==> run C <==
==> flow/design.v <==
module CORDIC_Stage (
	input clk,
	input rst,
	input sign_in,
	input USE_SIN_in,
	input [7:0] ite,
	input [32:0] arctan_in_1,
	input [32:0] arctan_in_2,
	input [32:0] target_in,
	input [32:0] curr_angle_in,
	input [32:0] x_in,
	input [32:0] y_in,
	output sign_out,
	output USE_SIN_out,
	output [32:0] curr_angle_out,
	output [32:0] x_out,
	output [32:0] y_out,
	output [32:0] target_out
	);
	reg sign;
	reg [32:0] x[0:1];
	reg [32:0] y[0:1];
	reg [32:0] y_tmp[0:3];
	reg [32:0] x_tmp[0:3];
	reg [3:0] count[0:1];
	reg [32:0] current_angle[0:1];
	reg [32:0] atan[0:1];
	reg [32:0] target_q;
	reg USE_SIN_q;
	reg sign_q;
	reg [32:0] x_q;
	reg [32:0] y_q;
	reg [32:0] current_angle_q;
	always @(posedge clk) begin
			sign = sign_in;
			target_q <= target_in;
			USE_SIN_q <= USE_SIN_in;
			count[0] = ite[7:4];
			y_tmp[0] = sign ? y_in : ~y_in+1;
			y_tmp[1] = {y_tmp[0][32], y_tmp[0][31:0]>>count[0]};
			x_tmp[0] = sign ? x_in : ~x_in+1;
			x_tmp[1] = {x_tmp[0][32], x_tmp[0][31:0]>>count[0]};
			x[0] = x_in + y_tmp[1];
			y[0] = x_tmp[1] + y_in;
			atan[0] = sign ? arctan_in_1 : ~arctan_in_1+1;
			current_angle[0] = curr_angle_in + atan[0];
			if (current_angle[0] > target_in) begin
				sign = 1'b0;
			end
			else begin
				sign = 1'b1;
			end
			count[1] = ite[3:0];
			y_tmp[2] = sign ? y[0] : ~y[0]+1;
			y_tmp[3] = {y_tmp[2][32], y_tmp[2][31:0]>>count[1]};
			x_tmp[2] = sign ? x[0] : ~x[0]+1;
			x_tmp[3] = {x_tmp[2][32], x_tmp[2][31:0]>>count[1]};
			x[1] = x[0] + y_tmp[3];
			y[1] = x_tmp[3] + y[0];
			atan[1] = sign ? arctan_in_2 : ~arctan_in_2+1;
			current_angle[1] = current_angle[0] + atan[1];
			if (current_angle[1] > target_in) begin
				sign = 1'b0;
			end
			else begin
				sign = 1'b1;
			end
			sign_q <= sign;
			x_q <= x[1];
			y_q <= y[1];
			current_angle_q <= current_angle[1];
	end
	assign sign_out = sign_q;
	assign curr_angle_out = current_angle_q;
	assign x_out = x_q;
	assign y_out = y_q;
	assign USE_SIN_out = USE_SIN_q;
	assign target_out = target_q;
endmodule
module CORDIC_Top (
    input clk,
    input [31:0] target,
	 output [31:0] cos_x
);
	wire sign_intermediate[0:6];
	wire USE_SIN_intermediate[0:6];
	wire [32:0] angle_intermediate[0:6];
	wire [32:0] x_intermediate[0:6];
	wire [32:0] y_intermediate[0:6];
	wire [32:0] target_intermediate[0:6];
	wire [32:0] arctan[0:13];
	wire [7:0] ite[0:6];
	wire [32:0] x_init = 33'b01;
	wire [32:0] y_init = 33'b001;
	assign arctan[0]  = 33'b000011111010110110111011000000000;
	assign arctan[1]  = 33'b000001111111010101101110101010000;
	assign arctan[2]  = 33'b000000111111111010101011011110000;
	assign arctan[3]  = 33'b000000011111111111010101010111000;
	assign arctan[4]  = 33'b000000001111111111111010101010110;
	assign arctan[5]  = 33'b000000000111111111111111010101011;
	assign arctan[6]  = 33'b000000000011111111111111111010110;
	assign arctan[7]  = 33'b000000000001111111111111111111011;
	assign arctan[8]  = 33'b000000000000111111111111111111111;
	assign arctan[9]  = 33'b000000000000100000000000000000000;
	assign arctan[10] = 33'b000000000000010000000000000000000;
	assign arctan[11] = 33'b000000000000001000000000000000000;
	assign arctan[12] = 33'b000000000000000100000000000000000;
	assign arctan[13] = 33'b000000000000000010000000000000000;
	assign ite[0]  = 8'b00100011;
	assign ite[1]  = 8'b01000101;
	assign ite[2]  = 8'b01100111;
	assign ite[3]  = 8'b10001001;
	assign ite[4]  = 8'b10101011;
	assign ite[5]  = 8'b11001101;
	assign ite[6]  = 8'b11101111;
	reg init_sign;
	reg USE_SIN;
	wire [32:0] init_angle = 33'b000111011010110001100111000000000;
	reg [32:0] ext_target;
	reg [32:0] fin_target;
	always @* begin
		ext_target = { 1'b0 , target};
		USE_SIN = 0;
		if (ext_target > init_angle) begin
			if (ext_target > 33'b00111) begin
				fin_target = 33'b011001001000011111101101010100010 + (~ext_target + 1);
				init_sign = 1;
				USE_SIN = 1;
			end else begin
				init_sign = 1;
				fin_target = ext_target;
			end
		end
		else begin
			init_sign = 0;
			fin_target = ext_target;
		end
	end
	CORDIC_Stage stage1(
		 .clk(clk),
		 .sign_in(init_sign),
		 .USE_SIN_in(USE_SIN),
		 .ite(ite[0]),
		 .target_in(fin_target),
		 .arctan_in_1(arctan[0]),
		 .arctan_in_2(arctan[1]),
		 .curr_angle_in(init_angle),
		 .x_in(x_init),
		 .y_in(y_init),
		 .sign_out(sign_intermediate[0]),
		 .curr_angle_out(angle_intermediate[0]),
		 .x_out(x_intermediate[0]),
		 .y_out(y_intermediate[0]),
		 .target_out(target_intermediate[0]),
		 .USE_SIN_out(USE_SIN_intermediate[0])
	);
	CORDIC_Stage stage2(
		 .clk(clk),
		 .sign_in(sign_intermediate[0]),
		 .USE_SIN_in(USE_SIN_intermediate[0]),
		 .ite(ite[1]),
		 .target_in(target_intermediate[0]),
		 .arctan_in_1(arctan[2]),
		 .arctan_in_2(arctan[3]),
		 .curr_angle_in(angle_intermediate[0]),
		 .x_in(x_intermediate[0]),
		 .y_in(y_intermediate[0]),
		 .sign_out(sign_intermediate[1]),
		 .curr_angle_out(angle_intermediate[1]),
		 .x_out(x_intermediate[1]),
		 .y_out(y_intermediate[1]),
		 .target_out(target_intermediate[1]),
		 .USE_SIN_out(USE_SIN_intermediate[1])
	);
	CORDIC_Stage stage3(
		 .clk(clk),
		 .sign_in(sign_intermediate[1]),
		 .USE_SIN_in(USE_SIN_intermediate[1]),
		 .ite(ite[2]),
		 .target_in(target_intermediate[1]),
		 .arctan_in_1(arctan[4]),
		 .arctan_in_2(arctan[5]),
		 .curr_angle_in(angle_intermediate[1]),
		 .x_in(x_intermediate[1]),
		 .y_in(y_intermediate[1]),
		 .sign_out(sign_intermediate[2]),
		 .curr_angle_out(angle_intermediate[2]),
		 .x_out(x_intermediate[2]),
		 .y_out(y_intermediate[2]),
		 .target_out(target_intermediate[2]),
		 .USE_SIN_out(USE_SIN_intermediate[2])
	);
	CORDIC_Stage stage4(
		 .clk(clk),
		 .sign_in(sign_intermediate[2]),
		 .USE_SIN_in(USE_SIN_intermediate[2]),
		 .ite(ite[3]),
		 .target_in(target_intermediate[2]),
		 .arctan_in_1(arctan[6]),
		 .arctan_in_2(arctan[7]),
		 .curr_angle_in(angle_intermediate[2]),
		 .x_in(x_intermediate[2]),
		 .y_in(y_intermediate[2]),
		 .sign_out(sign_intermediate[3]),
		 .curr_angle_out(angle_intermediate[3]),
		 .x_out(x_intermediate[3]),
		 .y_out(y_intermediate[3]),
		 .target_out(target_intermediate[3]),
		 .USE_SIN_out(USE_SIN_intermediate[3])
	);
	CORDIC_Stage stage5(
		 .clk(clk),
		 .sign_in(sign_intermediate[3]),
		 .USE_SIN_in(USE_SIN_intermediate[3]),
		 .ite(ite[4]),
		 .target_in(target_intermediate[3]),
		 .arctan_in_1(arctan[8]),
		 .arctan_in_2(arctan[9]),
		 .curr_angle_in(angle_intermediate[3]),
		 .x_in(x_intermediate[3]),
		 .y_in(y_intermediate[3]),
		 .sign_out(sign_intermediate[4]),
		 .curr_angle_out(angle_intermediate[4]),
		 .x_out(x_intermediate[4]),
		 .y_out(y_intermediate[4]),
		 .target_out(target_intermediate[4]),
		 .USE_SIN_out(USE_SIN_intermediate[4])
	);
	CORDIC_Stage stage6(
		 .clk(clk),
		 .sign_in(sign_intermediate[4]),
		 .USE_SIN_in(USE_SIN_intermediate[4]),
		 .ite(ite[5]),
		 .target_in(target_intermediate[4]),
		 .arctan_in_1(arctan[10]),
		 .arctan_in_2(arctan[11]),
		 .curr_angle_in(angle_intermediate[4]),
		 .x_in(x_intermediate[4]),
		 .y_in(y_intermediate[4]),
		 .sign_out(sign_intermediate[5]),
		 .curr_angle_out(angle_intermediate[5]),
		 .x_out(x_intermediate[5]),
		 .y_out(y_intermediate[5]),
		 .target_out(target_intermediate[5]),
		 .USE_SIN_out(USE_SIN_intermediate[5])
	);
	CORDIC_Stage stage7(
		 .clk(clk),
		 .sign_in(sign_intermediate[5]),
		 .USE_SIN_in(USE_SIN_intermediate[5]),
		 .ite(ite[6]),
		 .target_in(target_intermediate[5]),
		 .arctan_in_1(arctan[12]),
		 .arctan_in_2(arctan[13]),
		 .curr_angle_in(angle_intermediate[5]),
		 .x_in(x_intermediate[5]),
		 .y_in(y_intermediate[5]),
		 .sign_out(sign_intermediate[6]),
		 .curr_angle_out(angle_intermediate[6]),
		 .x_out(x_intermediate[6]),
		 .y_out(y_intermediate[6]),
		 .target_out(target_intermediate[6]),
		 .USE_SIN_out(USE_SIN_intermediate[6])
	);
	wire [31:0] K = 32'b01101101111011001010110110001011;
	wire [31:0] done;
	assign done = USE_SIN_intermediate[6] ? y_intermediate[6][31:0] : x_intermediate[6][31:0];
	assign cos_x = done*K;
endmodule
==> flow/run.sh <==
#!/bin/bash
# the make line also repeats each setting of config.mk as NAME=value (left out here)
make -C /OpenROAD-flow-scripts/flow DESIGN_CONFIG=/design/flow/config.mk WORK_HOME=/design/flow/orfs CLKGATE_MAP_FILE= finish
==> flow/config.mk <==
export PLATFORM = sky130hd
export DESIGN_NAME = CORDIC_Top
export DESIGN_NICKNAME = CORDIC_Top
export VERILOG_FILES = /design/flow/design.v
export SDC_FILE = /design/flow/constraint.sdc
export NUM_CORES = 4
export LEC_CHECK = 0
export CAP_MARGIN = 20
export CELL_PAD_IN_SITES_GLOBAL_PLACEMENT = 0
export CORE_MARGIN = 2
export CORE_UTILIZATION = 72
export CTS_CLUSTER_DIAMETER = 340
export CTS_CLUSTER_SIZE = 28
export GPL_ROUTABILITY_DRIVEN = 1
export MAX_ROUTING_LAYER = met4
export PLACE_DENSITY_LB_ADDON = 0.04
export SETUP_SLACK_MARGIN = 2.39
export SLEW_MARGIN = 20
export TNS_END_PERCENT = 5
==> flow/constraint.sdc <==
create_clock -name core_clock -period 10.1 [get_ports {clk}]
set_input_delay 2.0200 -clock core_clock [delete_from_list [all_inputs] [get_ports {clk}]]
set_output_delay 2.0200 -clock core_clock [all_outputs]
set_load 0.01 [all_outputs]
==> run Y: changes against run C <==
Settings changed: CELL_PAD_IN_SITES_GLOBAL_PLACEMENT 0 to default, CTS_CLUSTER_DIAMETER 340 to 362, CTS_CLUSTER_SIZE 28 to 99, GPL_ROUTABILITY_DRIVEN 1 to default, MAX_ROUTING_LAYER met4 to default, PLACE_DENSITY from default to 0.8, PLACE_DENSITY_LB_ADDON 0.04 to default, SETUP_SLACK_MARGIN 2.39 to default, TNS_END_PERCENT 5 to default.
==> flow/constraint.sdc (replaced) <==
create_clock -name core_clock -period 7.05 [get_ports {clk}]
set_input_delay 1.4100 -clock core_clock [delete_from_list [all_inputs] [get_ports {clk}]]
set_output_delay 1.4100 -clock core_clock [all_outputs]
set_load 0.01 [all_outputs]
==> comparison table <==
| metric | run Y | run C |
|---|---|---|
| Result of the run | did not finish | finished clean |
| Stage where the flow stopped | clock tree synthesis (4_1_cts) | - |
| Area fraction of the dominant cell type after synthesis | 21.53% | 21.53% |
| Post-detailed-placement half-perimeter wirelength | 167200 um | 134000 um |
| Synthesis area per yosys | 60790 sq um | 60790 sq um |
| Final estimated routing congestion in global placement | 1.012 | 1.022 |
| Post-DP Area | 76370 sq um | 63160 sq um |
| Standard cell core area | 83690 sq um | 83690 sq um |
| Mapped Area | 60790 sq um | 60790 sq um |
| Count of instantiated cells in the yosys netlist | 7232 | 7232 |
| Initial cell density of the core | 72.64% | 72.64% |
| Count of buffers from port buffering | 64 | 64 |
| Post-Place Setup Slack | -2164 ps | 93.71 ps |
| XOR/XNOR Area Share | 12.43% | 12.43% |
| Most instantiated flip-flop cell in the synthesis netlist | dfxtp_1 | dfxtp_1 |
| Total instance count after detailed placement | 10040 | 8369 |
| Asr flop ratio synth | 0% | 0% |
